Setup of run a:
Design ddr2_test, start of the top module:
module ddr2_test
	(
	input  wire          clk,
	input  wire          reset,
	input  wire          writes_en,
	input  wire          reads_en,
	input  wire          calib_done, 
	output reg           ib_re,
	input  wire [31:0]   ib_data,
	input  wire [7:0]    ib_count,  
	input  wire          ib_valid,
	input  wire          ib_empty,
	output reg           ob_we,
	output reg  [31:0]   ob_data,
	input  wire [9:0]    ob_count,
	output reg           p0_rd_en_o, 
	input  wire          p0_rd_empty,
	input  wire [31:0]   p0_rd_data,
	input  wire          p0_cmd_full,
	output reg           p0_cmd_en,
	output reg  [2:0]    p0_cmd_instr,
	output reg  [29:0]   p0_cmd_byte_addr,
	output wire [5:0]    p0_cmd_bl_o, 
	input  wire          p0_wr_full,
	output reg           p0_wr_en,
	output reg  [31:0]   p0_wr_data,
	output wire [3:0]    p0_wr_mask,
	output reg [26:0]		MEMORY_COUNT  
	);
Size in the first run: about 230 I/O pins.
clock: 3.0 ns
lec_check: 0
cap_margin: 20
cell_pad_in_sites_global_placement: 1
core_aspect_ratio: 0.5
core_margin: 3
core_utilization: 40
cts_cluster_diameter: 340
cts_cluster_size: 71
place_density: 0.35
setup_slack_margin: -0.22
slew_margin: 20
tns_end_percent: 5
run.sh (not shown) runs the stock make flow with config.mk's settings and CLKGATE_MAP_FILE=.
Modified inputs, run b compared to run a
Settings: a change of SETUP_SLACK_MARGIN from -0.22 to 0.7; an added GPL_TIMING_DRIVEN of 0; a change of CELL_PAD_IN_SITES_GLOBAL_PLACEMENT from 1 to 0.
Results
When run b is measured against run a, its peak clock frequency supported by timing turns out 1.9% higher.
Re final instance area: run b is 2.6% up on run a.
The per-cell routed wire length of run b exceeds that of run a by 1.3%.
Comparing run a and run b, worst setup slack is lower on run a.

========
Setup of onyx:
The RTL this note starts from:
==> flow/design.v <==
`timescale 1ns/1ps
module ddr2_test
	(
	input  wire          clk,
	input  wire          reset,
	input  wire          writes_en,
	input  wire          reads_en,
	input  wire          calib_done, 
	output reg           ib_re,
	input  wire [31:0]   ib_data,
	input  wire [7:0]    ib_count,  
	input  wire          ib_valid,
	input  wire          ib_empty,
	output reg           ob_we,
	output reg  [31:0]   ob_data,
	input  wire [9:0]    ob_count,
	output reg           p0_rd_en_o, 
	input  wire          p0_rd_empty,
	input  wire [31:0]   p0_rd_data,
	input  wire          p0_cmd_full,
	output reg           p0_cmd_en,
	output reg  [2:0]    p0_cmd_instr,
	output reg  [29:0]   p0_cmd_byte_addr,
	output wire [5:0]    p0_cmd_bl_o, 
	input  wire          p0_wr_full,
	output reg           p0_wr_en,
	output reg  [31:0]   p0_wr_data,
	output wire [3:0]    p0_wr_mask,
	output reg [26:0]		MEMORY_COUNT  
	);
localparam FIFO_SIZE      = 1024;
localparam BURST_LEN      = 10;   
wire        rd_fifo_afull;
reg  [29:0] cmd_byte_addr_wr, cmd_byte_addr_rd;
reg  [5:0]  burst_cnt;
reg         write_mode;
reg         read_mode;
reg         reset_d;
assign p0_cmd_bl_o = BURST_LEN - 1;
assign p0_wr_mask = 4'b0000;
always @(posedge clk) write_mode <= writes_en;
always @(posedge clk) read_mode <= reads_en;
always @(posedge clk) reset_d <= reset;
integer state;
localparam s_idle  = 0,
           s_write1 = 10,
           s_write2 = 11,
           s_write3 = 12,
           s_read1 = 20,
           s_read2 = 21,
           s_read3 = 22,
           s_read4 = 23,
			  s_writecmd0 = 30,
			  s_writecmd1 = 31,
			  s_readcmd0 = 40,
			  s_readcmd1 = 41;
always @(posedge clk) begin
	if (reset_d) begin
		state           	<= s_idle;
		burst_cnt       	<= BURST_LEN;
		cmd_byte_addr_wr  <= 0;
		cmd_byte_addr_rd  <= 0;
		p0_cmd_instr 		<= 3'b0;
		p0_cmd_byte_addr 	<= 30'b0;
		MEMORY_COUNT		<= 0;
		p0_cmd_instr 	<= 3'd0;
		p0_cmd_en 		<= 1'b0;
		p0_wr_en 		<= 1'b0;
		p0_rd_en_o 		<= 1'b0;
		ib_re 			<= 1'b0;
		ob_we 			<= 1'b0;
	end else begin
		case (state)
			s_idle: begin
				p0_cmd_en 	<= 1'b0;  
				p0_wr_en 	<= 1'b0;	
				p0_rd_en_o 	<= 1'b0;
				ib_re 		<= 1'b0;
				ob_we 		<= 1'b0;
				burst_cnt <= BURST_LEN;
				if ((p0_cmd_full == 1'b0) && (p0_cmd_en == 1'b0) && calib_done==1 && write_mode==1 && (ib_count >= BURST_LEN) && (MEMORY_COUNT<(27'd0-4*BURST_LEN))) begin
					state <= s_write1;
				end else if ((p0_cmd_full == 1'b0) && (p0_cmd_en == 1'b0) && calib_done==1 && read_mode==1 && (ob_count<(FIFO_SIZE-1-4*BURST_LEN) ) && (MEMORY_COUNT>4*BURST_LEN)) begin
					state <= s_readcmd0;
				end
			end
			s_write1: begin
				p0_wr_en <= 1'b0;					  
				ib_re <= 1'b1;
				state <= s_write2;
			end
			s_write2: begin
				ib_re <= 1'b0;
				if(ib_valid==1) begin
					p0_wr_data <= ib_data;
					burst_cnt <= burst_cnt - 1;
					state <= s_write3;
				end
			end
			s_write3: begin
				if (p0_wr_full == 1'b0) begin
					p0_wr_en   <= 1'b1;
					if (burst_cnt == 6'd0) begin
						state <= s_writecmd0;
						MEMORY_COUNT	  <= MEMORY_COUNT+4*BURST_LEN;
					end else begin
						state 			  <= s_write1;
					end
				end
			end
			s_writecmd0: begin
				p0_wr_en    	  <= 1'b0;
				p0_cmd_byte_addr <= cmd_byte_addr_wr;
				cmd_byte_addr_wr <= cmd_byte_addr_wr + 4*BURST_LEN;  
				p0_cmd_instr     <= 3'b000;
				state 			  <= s_writecmd1;
			end
			s_writecmd1: begin
				p0_cmd_en <= 1'b1;				 
				state <= s_idle;					 
			end
			s_readcmd0: begin
				p0_cmd_instr <= 3'b001;						 	 
				p0_cmd_byte_addr <= cmd_byte_addr_rd; 	 
				state <= s_readcmd1;	
			end
			s_readcmd1: begin
				p0_cmd_en <= 1'b1;					 
				state <= s_read1;	
			end
			s_read1: begin
				p0_cmd_en <= 1'b0;				  
				if (p0_rd_empty==0) begin 		  
					p0_rd_en_o  <= 1'b1;			  
					state <= s_read2;
				end
			end
			s_read2: begin
				ob_data <= p0_rd_data;		 
				p0_rd_en_o  <= 1'b0;					 	 
				state <= s_read3;
			end
			s_read3: begin
				ob_we 		  <= 1'b1;		 
				burst_cnt <= burst_cnt - 1;		 
				state <= s_read4;
			end
			s_read4: begin
				ob_we <= 1'b0;								 
				if ((burst_cnt == 6'd0)) begin 	 
					MEMORY_COUNT <= MEMORY_COUNT - 4*BURST_LEN; 			 
					cmd_byte_addr_rd	<= cmd_byte_addr_rd + 4*BURST_LEN;  
					state <= s_idle;
				end else begin
					state <= s_read1;
				end
			end
		endcase
	end
end
endmodule
Settings: LEC_CHECK=0, CAP_MARGIN=30, CELL_PAD_IN_SITES_DETAIL_PLACEMENT=1, CORE_MARGIN=3, CORE_UTILIZATION=44, CTS_CLUSTER_SIZE=39, SETUP_SLACK_MARGIN=-0.07, SLEW_MARGIN=5, TNS_END_PERCENT=15; clock period 3.4 ns.
onyx was carried through to the last stage, and its layout satisfied the timing, DRC and antenna checks.
Setup changes, onyx to amber
Settings: CELL_PAD_IN_SITES_DETAIL_PLACEMENT: 1 -> unset; TNS_END_PERCENT: 15 -> unset; CORE_MARGIN: 3 -> 2; CORE_UTILIZATION: 44 -> 56; CAP_MARGIN: 30 -> 20; SLEW_MARGIN: 5 -> 20; CTS_CLUSTER_SIZE: 39 -> unset; SETUP_SLACK_MARGIN: -0.07 -> 0.35; the clock period (ns, I/O delays scaled along): 3.4 -> 1.35.
Results
onyx -> amber: post-synthesis sequential element count delta 0, exact match. Reported for amber and onyx, adder-cell area share of the yosys netlist turned out identical to the last digit. amber | ERROR | clock tree synthesis (4_1_cts). Looking at number of placement rows across amber and onyx, the one that comes out higher is onyx.
Modified inputs, xenon compared to amber
Settings: SETUP_SLACK_MARGIN no longer set, was 0.35; CORE_UTILIZATION now 51, was 56; PLACE_DENSITY now 0.6, previously not set; the clock period (ns, I/O delays scaled along) now 2.43, was 1.35.
Notes after the runs:
xenon finished all stages; the layout is clean.
Compared to amber, xenon has cell area reported after detailed placement 1800 um^2 lower.
xenon vs amber — die boundary height climbed by a few percent
Per the comparison of xenon with amber, die area now larger, final HPWL from detailed placement dropped 4300 um.
xenon ended with more core area than amber.
--- input diff xenon..ember ---
Settings: PLACE_DENSITY: 0.6 -> unset; SETUP_SLACK_MARGIN: unset -> -0.05; CORE_UTILIZATION: 51 -> 58; the clock period (ns, I/O delays scaled along): 2.43 -> 1.99.
Findings:
- As far as number of cells on the worst reg-to-reg path goes, ember and xenon are indistinguishable; the numbers are identical.
- ember vs xenon, end point of the critical path: MEMORY_COUNT[12] vs MEMORY_COUNT[26]
- Diff xenon -> ember | post-route clock period utilization | increase of 10 points
- ember: buffer count excluding the clock tree in the final layout higher than xenon
- Complete run, failing final checks: ember, reason setup timing.
- The standard cells in ember occupy more silicon area than those in xenon do.
- Between ember and xenon, the difference in proportion of cell area spent on the clock network is negligible.
Setup changes, ember to yarrow
Settings: clearing SETUP_SLACK_MARGIN, which used to be -0.05; putting PLACE_DENSITY at 0.6 where nothing was set; swapping 58 for 45 in CORE_UTILIZATION; putting ABC_AREA at 1 where nothing was set; swapping 1.99 for 1.07 in the clock period (ns, I/O delays scaled along).
### Flow results
- FAIL for each of ember and yarrow
- yarrow finished all stages; however, its layout fails the closing checks, the failures being setup timing.
- In the tables for ember and yarrow, post-route fraction of the period consumed by the critical path reads higher with yarrow.
- yarrow ended with more fraction of area in non-clock buffers than ember.
- yarrow: internal portion of total power 5200 uW above ember
- From ember to yarrow the numbers moved as follows: synthesized cell count rose 29%, proportion of power drawn by flip-flops and latches fell 1.7 points, power of the sequential group rose 83%, fraction of power spent switching nets +2.9 points, non-clock buffer count picked up an extra about 90%.
- yarrow ended up with cmd_byte_addr_rd[24] as its capturing instance or port of the critical path; ember ended up with MEMORY_COUNT[12].
- Re post-CTS setup buffer count: ember and yarrow aren't equal, and the lower value belongs to ember.
- yarrow vs. ember: count of buffering cells on the critical path with inverters included shrank by 1.
Power figures rest on the tool's default switching activity, not on a simulated workload.
